## build 83
// cordic_stage
module cordic_stage (clk, reset, X_i, Y_i, Z_i, X_O, Y_O, Z_O);
  input clk;
  input reset;
  input  signed [15:0] X_i;
  input  signed [15:0] Y_i;
  input  signed [15:0] Z_i;
  output signed [15:0] X_O;
  output signed [15:0] Y_O;
  output signed [15:0] Z_O;
wire signed [15:0] as_O_asx_w_st1, as_O_asy_w_st1, as_O_asz_w_st1; 
wire signed [15:0] X_w_st1_st2, Y_w_st1_st2, Z_w_st1_st2;
wire signed [15:0] mux_z_st1_out;
wire dff_st1_out, xor_st1;
xor xor_gate(xor_st1, Z_i[15], Z_i[14]);
mux_2to1 mux_st1(.in0(Z_i), .in1({{2{Z_i[14]}}, {Z_i[13:0]}}), .sel(xor_st1), .out(mux_z_st1_out));
dff dff_st1(.in(xor_st1), .out(dff_st1_out), .clk(clk), .reset(reset));
add_sub asx_st1(.as_in1(X_i), .as_in2(Y_i), .as_control(~(mux_z_st1_out[15])), .as_out(as_O_asx_w_st1));
reg16b  reg16bxout_st1(.reg_in(as_O_asx_w_st1), .reg_out(X_w_st1_st2), .clk(clk), .reset(reset));
add_sub asy_st1(.as_in1(Y_i), .as_in2(X_i), .as_control(mux_z_st1_out[15]), .as_out(as_O_asy_w_st1));
reg16b  reg16byout_st1(.reg_in(as_O_asy_w_st1), .reg_out(Y_w_st1_st2), .clk(clk), .reset(reset));
add_sub asz_st1(.as_in1(mux_z_st1_out), .as_in2(16'h2000), .as_control(~(mux_z_st1_out[15])), .as_out(as_O_asz_w_st1));
reg16b  reg16bzout_st1(.reg_in(as_O_asz_w_st1), .reg_out(Z_w_st1_st2), .clk(clk), .reset(reset));
wire signed [15:0] as_O_asx_w_st2, as_O_asy_w_st2, as_O_asz_w_st2, X_w_st2_st3, Y_w_st2_st3, Z_w_st2_st3;
wire dff_st2_out;
dff dff_st2(.in(dff_st1_out), .out(dff_st2_out), .clk(clk), .reset(reset));
add_sub asx_st2(.as_in1(X_w_st1_st2), .as_in2(Y_w_st1_st2 >>> 1), .as_control(~(Z_w_st1_st2[15])), .as_out(as_O_asx_w_st2));
reg16b  reg16bxout_st2(.reg_in(as_O_asx_w_st2), .reg_out(X_w_st2_st3), .clk(clk), .reset(reset));
add_sub asy_st2(.as_in1(Y_w_st1_st2), .as_in2(X_w_st1_st2 >>> 1), .as_control(Z_w_st1_st2[15]), .as_out(as_O_asy_w_st2));
reg16b  reg16byout_st2(.reg_in(as_O_asy_w_st2), .reg_out(Y_w_st2_st3), .clk(clk), .reset(reset));
  ...
Size: roughly 7000 cells after synthesis, about 98 I/O pins.
make LEC_CHECK=0 CAP_MARGIN=20 CORE_MARGIN=2 CORE_UTILIZATION=72 CTS_CLUSTER_DIAMETER=357 CTS_CLUSTER_SIZE=32 SLEW_MARGIN=20 finish   # period 2.85 ns
run.sh (not shown) runs the stock make flow with config.mk's settings and CLKGATE_MAP_FILE=.
Seen in the log of build 83: GRT-0232 during global routing (5_1_grt), after which the run never completed.
#### Input delta (build 73 over build 83)
- clearing CTS_CLUSTER_DIAMETER, which used to be 357
- swapping 72 for 69 in CORE_UTILIZATION
- clearing CTS_CLUSTER_SIZE, which used to be 32
- swapping 2.85 for 2.09 in the clock period (ns, I/O delays scaled along)
Notes after the runs:
Die size ended up about 4.3% higher on build 73 than on build 83. clock tree synthesis (4_1_cts): build 73 exited with error. NOTE HPWL reported at the end of detailed placement build 83->build 73 increased by more than 10%. From build 83 to build 73, chip area in the Yosys report did not move at all. From build 83 to build 73 the numbers moved as follows: area of placed instances higher; worst setup slack after placement lower. Post-synth net total: build 83 vs build 73 identical.
Inputs modified between build 73 and build 53:
- SETUP_SLACK_MARGIN now 0.92, previously not set
- CORE_UTILIZATION now 70, was 69
- PLACE_DENSITY now 0.35, previously not set
- the clock period (ns, I/O delays scaled along) now 3.17, was 2.09
--- outcome ---
Build 53 had finished all stages when the layout checks came back failing, citing negative setup slack.
Against build 73, build 53 comes in 1832 lower on placed cell count.
Relative to build 73, the y dimension of the die of build 53 is lower by 0.71%.
Build 53 -> build 73: register bit count reported by yosys delta 0, exact match
On floorplan-stage core utilization: between build 73 and build 53, it ends up higher for build 53.
Input-level comparison between build 51 and build 53:
- PLACE_DENSITY_LB_ADDON newly set to 0.2
- CORE_UTILIZATION changed from 70 to 72
- PLACE_DENSITY removed (was 0.35)
==> comparison <==
- Flow for build 51 halted at global routing (5_1_grt), error code ODB-0269.
- No crash in build 53: every stage finished, but the layout fails its final checks due to negative setup slack.
- Comparing build 51 against build 53, there is no change at all in post-synthesis cell area.
- Looking at area enclosed by the die boundary across both flows, build 51 is the stronger of the two, with build 53 trailing.
- NOTE total placed cells including tap cells build 53->build 51 decreased slightly
- Looking only at placed instance area, and setting everything else aside, the higher value of build 53 and build 51 goes to build 53.
- Number of cell rows sits lower in build 51 than in build 53.
- Diff build 53..build 51 | number of instances in the synthesized netlist | negligible
- Die width for build 51: 1.4% down relative to build 53
- Looking at core utilization at floorplan, build 51 sits 2.4 points higher than build 53 does.
- Build 51 vs build 53: overall die height down in build 51
- When build 51 is set beside build 53, its number of buffers created by CTS turns out to be 3 smaller.
- Looking at sum of net half-perimeters after detailed placement, build 51 sits 0.30% below build 53.


cordic_stage again, from the RTL that the note above started with.
export LEC_CHECK = 0
export ABC_AREA = 1
export CAP_MARGIN = 20
export CORE_MARGIN = 2
export CORE_UTILIZATION = 72
export CTS_CLUSTER_DIAMETER = 392
export CTS_CLUSTER_SIZE = 95
export SETUP_SLACK_MARGIN = 0.28
export SLEW_MARGIN = 20
export TNS_END_PERCENT = 5
create_clock -name core_clock -period 1.07 [get_ports {clk}]
The first run never finished: it broke off in clock tree synthesis (4_1_cts) (DPL-0033).
Rerun with:
--- a/flow/config.mk
+++ b/flow/config.mk
@@ -10,7 +10,5 @@
 export CORE_MARGIN = 2
 export CORE_UTILIZATION = 72
-export CTS_CLUSTER_DIAMETER = 392
-export CTS_CLUSTER_SIZE = 95
-export SETUP_SLACK_MARGIN = 0.28
+export CTS_CLUSTER_DIAMETER = 395
 export SLEW_MARGIN = 20
-export TNS_END_PERCENT = 5
+export TNS_END_PERCENT = 45
==> flow/constraint.sdc (replaced) <==
create_clock -name core_clock -period 2.66 [get_ports {clk}]
set_input_delay 0.5320 -clock core_clock [delete_from_list [all_inputs] [get_ports {clk}]]
set_output_delay 0.5320 -clock core_clock [all_outputs]
set_load 0.01 [all_outputs]
Result: Now the flow finished but fails on setup timing; synthesized cell count does not change; area after synthesis is unchanged; die area stays the same.
